==> trial 56: inputs <==
==> flow/design.v <==
`default_nettype none
module toHex(
    input wire clk,
    input wire rst,
    input wire [3:0] value,
    output reg [7:0] hexChar
);
    always @(posedge clk) begin
        if (rst)
            hexChar <= "0";
        else
            hexChar <= (value <= 4'd9) ? 8'd48 + value : 8'd55 + value;
    end
endmodule
module flashNavigator
#(
  parameter STARTUP_WAIT = 32'd1000
)
(
    input wire clk,
    input wire rst,
    output reg flashClk,
    input wire flashMiso,
    output reg flashMosi,
    output reg flashCs,
    input wire [5:0] charAddress,
    output reg [7:0] charOutput,
    input wire btn1,
    input wire btn2
);
reg [23:0] readAddress;
localparam [7:0] command = 8'h03;
reg [7:0] currentByteOut;
reg [7:0] currentByteNum;
reg [255:0] dataIn;
reg [255:0] dataInBuffer;
localparam STATE_INIT_POWER = 8'd0;
localparam STATE_LOAD_CMD_TO_SEND = 8'd1;
localparam STATE_SEND = 8'd2;
localparam STATE_LOAD_ADDRESS_TO_SEND = 8'd3;
localparam STATE_READ_DATA = 8'd4;
localparam STATE_DONE = 8'd5;
reg [23:0] dataToSend;
reg [8:0] bitsToSend;
reg [32:0] counter;
reg [2:0] state;
reg [2:0] returnState;
reg dataReady;
always @(posedge clk) begin
if (rst) begin
  flashClk <= 0;
  flashMosi <= 0;
  flashCs <= 1;
  readAddress <= 0;
  currentByteOut <= 0;
  currentByteNum <= 0;
  dataIn <= 0;
  dataInBuffer <= 0;
  dataToSend <= 0;
  bitsToSend <= 0;
  counter <= 0;
  state <= 0;
  returnState <= 0;
  dataReady <= 0;
end
else
case (state)
  STATE_INIT_POWER: begin
    if (counter > STARTUP_WAIT && btn1 == 1 && btn2 == 1) begin
      state <= STATE_LOAD_CMD_TO_SEND;
      counter <= 32'b0;
      dataReady <= 0;
      currentByteNum <= 0;
      currentByteOut <= 0;
    end
    else
      counter <= counter + 1;
  end
  STATE_LOAD_CMD_TO_SEND: begin
      flashCs <= 0;
      dataToSend[23-:8] <= command;
      bitsToSend <= 8;
      state <= STATE_SEND;
      returnState <= STATE_LOAD_ADDRESS_TO_SEND;
  end
  STATE_SEND: begin
    if (counter == 32'd0) begin
      flashClk <= 0;
      flashMosi <= dataToSend[23];
      dataToSend <= {dataToSend[22:0],1'b0};
      bitsToSend <= bitsToSend - 1;
      counter <= 1;
    end
    else begin
      counter <= 32'd0;
      flashClk <= 1;
      if (bitsToSend == 0)
        state <= returnState;
    end
  end
  STATE_LOAD_ADDRESS_TO_SEND: begin
    dataToSend <= readAddress;
    bitsToSend <= 24;
    state <= STATE_SEND;
    returnState <= STATE_READ_DATA;
    currentByteNum <= 0;
  end
  STATE_READ_DATA: begin
    if (counter[0] == 1'd0) begin
      flashClk <= 0;
      counter <= counter + 1;
      if (counter[3:0] == 0 && counter > 0) begin
        dataIn[(currentByteNum << 3)+:8] <= currentByteOut;
        currentByteNum <= currentByteNum + 1;
        if (currentByteNum == 31)
          state <= STATE_DONE;
      end
    end
    else begin
      flashClk <= 1;
      currentByteOut <= {currentByteOut[6:0], flashMiso};
      counter <= counter + 1;
    end
  end
  STATE_DONE: begin
    dataReady <= 1;
    flashCs <= 1;
    dataInBuffer <= dataIn;
    counter <= STARTUP_WAIT;
    if (btn1 == 0) begin 
      readAddress <= readAddress + 24;
      state <= STATE_INIT_POWER;
    end
    else if (btn2 == 0) begin 
      readAddress <= readAddress - 24;
      state <= STATE_INIT_POWER;
    end
  end
  default: ;
endcase
end
wire [7:0] byteDisplayNumber;
wire lowerBit;
wire [7:0] hexCharOutput;
wire [3:0] currentHexVal;
reg [7:0] chosenByte;
wire [7:0] hexChar;
reg [3:0] addrNibble;
always @(*) begin
  case (4'd13 - charAddress[3:0])
    4'd0: addrNibble = readAddress[3:0];
    4'd1: addrNibble = readAddress[7:4];
    4'd2: addrNibble = readAddress[11:8];
    4'd3: addrNibble = readAddress[15:12];
    4'd4: addrNibble = readAddress[19:16];
    4'd5: addrNibble = readAddress[23:20];
    default: addrNibble = 4'd0;
  endcase
end
toHex hexConv(
clk,
rst,
addrNibble,
hexChar
);
always @(posedge clk) begin
if (rst) begin
  chosenByte <= 0;
  charOutput <= 0;
end
else begin
chosenByte <= dataInBuffer[(byteDisplayNumber << 3)+:8];
if (charAddress[5:4] == 2'b11) begin
  case (charAddress[3:0])
    0: charOutput <= "A";
    1: charOutput <= "d";
    2: charOutput <= "d";
    3: charOutput <= "r";
    4: charOutput <= ":";
    6: charOutput <= "0";
    7: charOutput <= "x";
    8,9,10,11,12,13: charOutput <= hexChar;
    15: charOutput <= dataReady ? " " : "L";
    default: charOutput <= " ";
  endcase
end
else
  charOutput <= hexCharOutput;
end
end
assign byteDisplayNumber = {3'b000, charAddress[5:1]};
assign lowerBit = charAddress[0];
assign currentHexVal = lowerBit ? chosenByte[3:0] : chosenByte[7:4];
toHex hexConvert(
clk,
rst,
currentHexVal,
hexCharOutput
);
endmodule
==> flow/run.sh <==
#!/bin/bash
# the make line also repeats each setting of config.mk as NAME=value (left out here)
make -C /OpenROAD-flow-scripts/flow DESIGN_CONFIG=/design/flow/config.mk WORK_HOME=/design/flow/orfs CLKGATE_MAP_FILE= finish
==> flow/config.mk <==
export PLATFORM = sky130hd
export DESIGN_NAME = flashNavigator
export DESIGN_NICKNAME = flashNavigator
export VERILOG_FILES = /design/flow/design.v
export SDC_FILE = /design/flow/constraint.sdc
export NUM_CORES = 4
export LEC_CHECK = 0
export CAP_MARGIN = 20
export CORE_MARGIN = 2
export CORE_UTILIZATION = 70
export CTS_CLUSTER_SIZE = 36
export PLACE_DENSITY = 0.6
export SLEW_MARGIN = 20
==> flow/constraint.sdc <==
create_clock -name core_clock -period 3.4 [get_ports {clk}]
set_input_delay 0.6800 -clock core_clock [delete_from_list [all_inputs] [get_ports {clk}]]
set_output_delay 0.6800 -clock core_clock [all_outputs]
set_load 0.01 [all_outputs]
==> build 83 (differences from trial 56) <==
- CORE_UTILIZATION: 70 -> 40
- CTS_CLUSTER_SIZE: 36 -> not set
==> flow/constraint.sdc (replaced) <==
create_clock -name core_clock -period 4.87 [get_ports {clk}]
set_input_delay 0.9740 -clock core_clock [delete_from_list [all_inputs] [get_ports {clk}]]
set_output_delay 0.9740 -clock core_clock [all_outputs]
set_load 0.01 [all_outputs]
==> build 36 (differences from trial 56) <==
- ABC_AREA: not set -> 1
- CAP_MARGIN: 20 -> 35
- CELL_PAD_IN_SITES_GLOBAL_PLACEMENT: not set -> 3
- CORE_ASPECT_RATIO: not set -> 1.1
- CORE_MARGIN: 2 -> 3
- CORE_UTILIZATION: 70 -> 53
- CTS_CLUSTER_SIZE: 36 -> 56
- GPL_ROUTABILITY_DRIVEN: not set -> 1
- GPL_TIMING_DRIVEN: not set -> 1
- HOLD_SLACK_MARGIN: not set -> -0.02
- MAX_ROUTING_LAYER: not set -> met5
- PLACE_DENSITY: 0.6 -> not set
- PLACE_DENSITY_LB_ADDON: not set -> 0.12
- SETUP_SLACK_MARGIN: not set -> 0.5
- SLEW_MARGIN: 20 -> 10
- TNS_END_PERCENT: not set -> 100
==> flow/constraint.sdc (replaced) <==
create_clock -name core_clock -period 8.65 [get_ports {clk}]
set_input_delay 1.7300 -clock core_clock [delete_from_list [all_inputs] [get_ports {clk}]]
set_output_delay 1.7300 -clock core_clock [all_outputs]
set_load 0.01 [all_outputs]
==> impl_metrics.csv <==
group,metric,value,unit
status,status,"complete, no violations",
setup_path,r2r_cells,10,
clock_tree,clock_latency,0.61,ns
finish,seq_share,43.1,%
timing,slew_violations,0,
route,vias,21500,
timing,setup_viol,0,
floorplan,pin_count,22,
power,p_int,0.00857,W
finish,area_growth,11.7,%
global_route,grt-ovfl-total,0,
yosys,ys_seq_share,48.1,%
yosys,top_cells_by_count,"nand2_1 (754), dfxtp_1 (650), a21oi_1 (453), nor2_1 (300), clkbuf_1 (205)",
yosys,xor_area_share,1.62,%
power,powerSeq,0.00532,W
finish,layout.cells.non_filler,3994,
setup_path,crit_chain,"inv_1, ha_1, nor2b_1, nor2b_1, ha_1, nor4_2, nand2_1, nor2_1, nand2_1, a21oi_1",
clock_tree,htree_levels,3,
yosys,yosys_cells,3168,
clock_tree,cts_tree,"built",
The numbers above come from build 83.

==> impl_metrics.csv <==
group,metric,value,unit
status,status,"complete, no violations",
setup_path,path_buffers,1,
floorplan,pin_count,22,
finish,seq_share,43.2,%
power,p_int,0.0118,W
global_route,grt-ovfl-total,0,
clock_tree,clock_latency,0.64,ns
power,powerSeq,0.00763,W
yosys,yosys_cells,3168,
setup_path,r2r_cells,9,
route,vias,22800,
timing,setup_viol,0,
timing,slew_violations,0,
yosys,xor_area_share,1.62,%
finish,area_growth,11.4,%
finish,layout.cells.non_filler,3703,
finish,bufAreaShareNonClock,4.11,%
yosys,ys_seq_share,48.1,%
clock_tree,htree_levels,2,
yosys,logic_family,"simple AND/OR/NAND/NOR gates",
global_route,grt_pass1_wl,116000,µm
The numbers above come from trial 56.

==> impl_metrics.csv <==
group,metric,value,unit
yosys,xor_area_share,0.740,%
yosys,synth_chip_area,30600,µm²
yosys,yosys_cells,4515,
status,haltStage,"global placement without I/O",
yosys,compound_area_share,19.0,%
yosys,ys_seq_share,42.5,%
yosys,logic_family,"simple AND/OR/NAND/NOR gates",
yosys,yosysWarnings,2,
yosys,synth-async-reset-ratio,0,%
yosys,netlist_area,30600,µm²
yosys,top_cells_by_count,"nand2_1 (1139), dfxtp_1 (650), a21oi_1 (625), nor2_1 (488), o21ai_0 (448)",
yosys,ys_sh_mux,0.0654,%
status,status,"aborted with a tool error",
yosys,fp_nets,4558,
status,stop_error,"[ERROR FLW-0024] Place density exceeds 1.0 (current PLACE_DENSITY_LB_ADDON =  0.12). Please check if the value of  PLACE_DENSITY_LB_ADDON is between 0 and 0.99.",
The numbers above come from build 36.

Power and IR drop assume default switching activity.
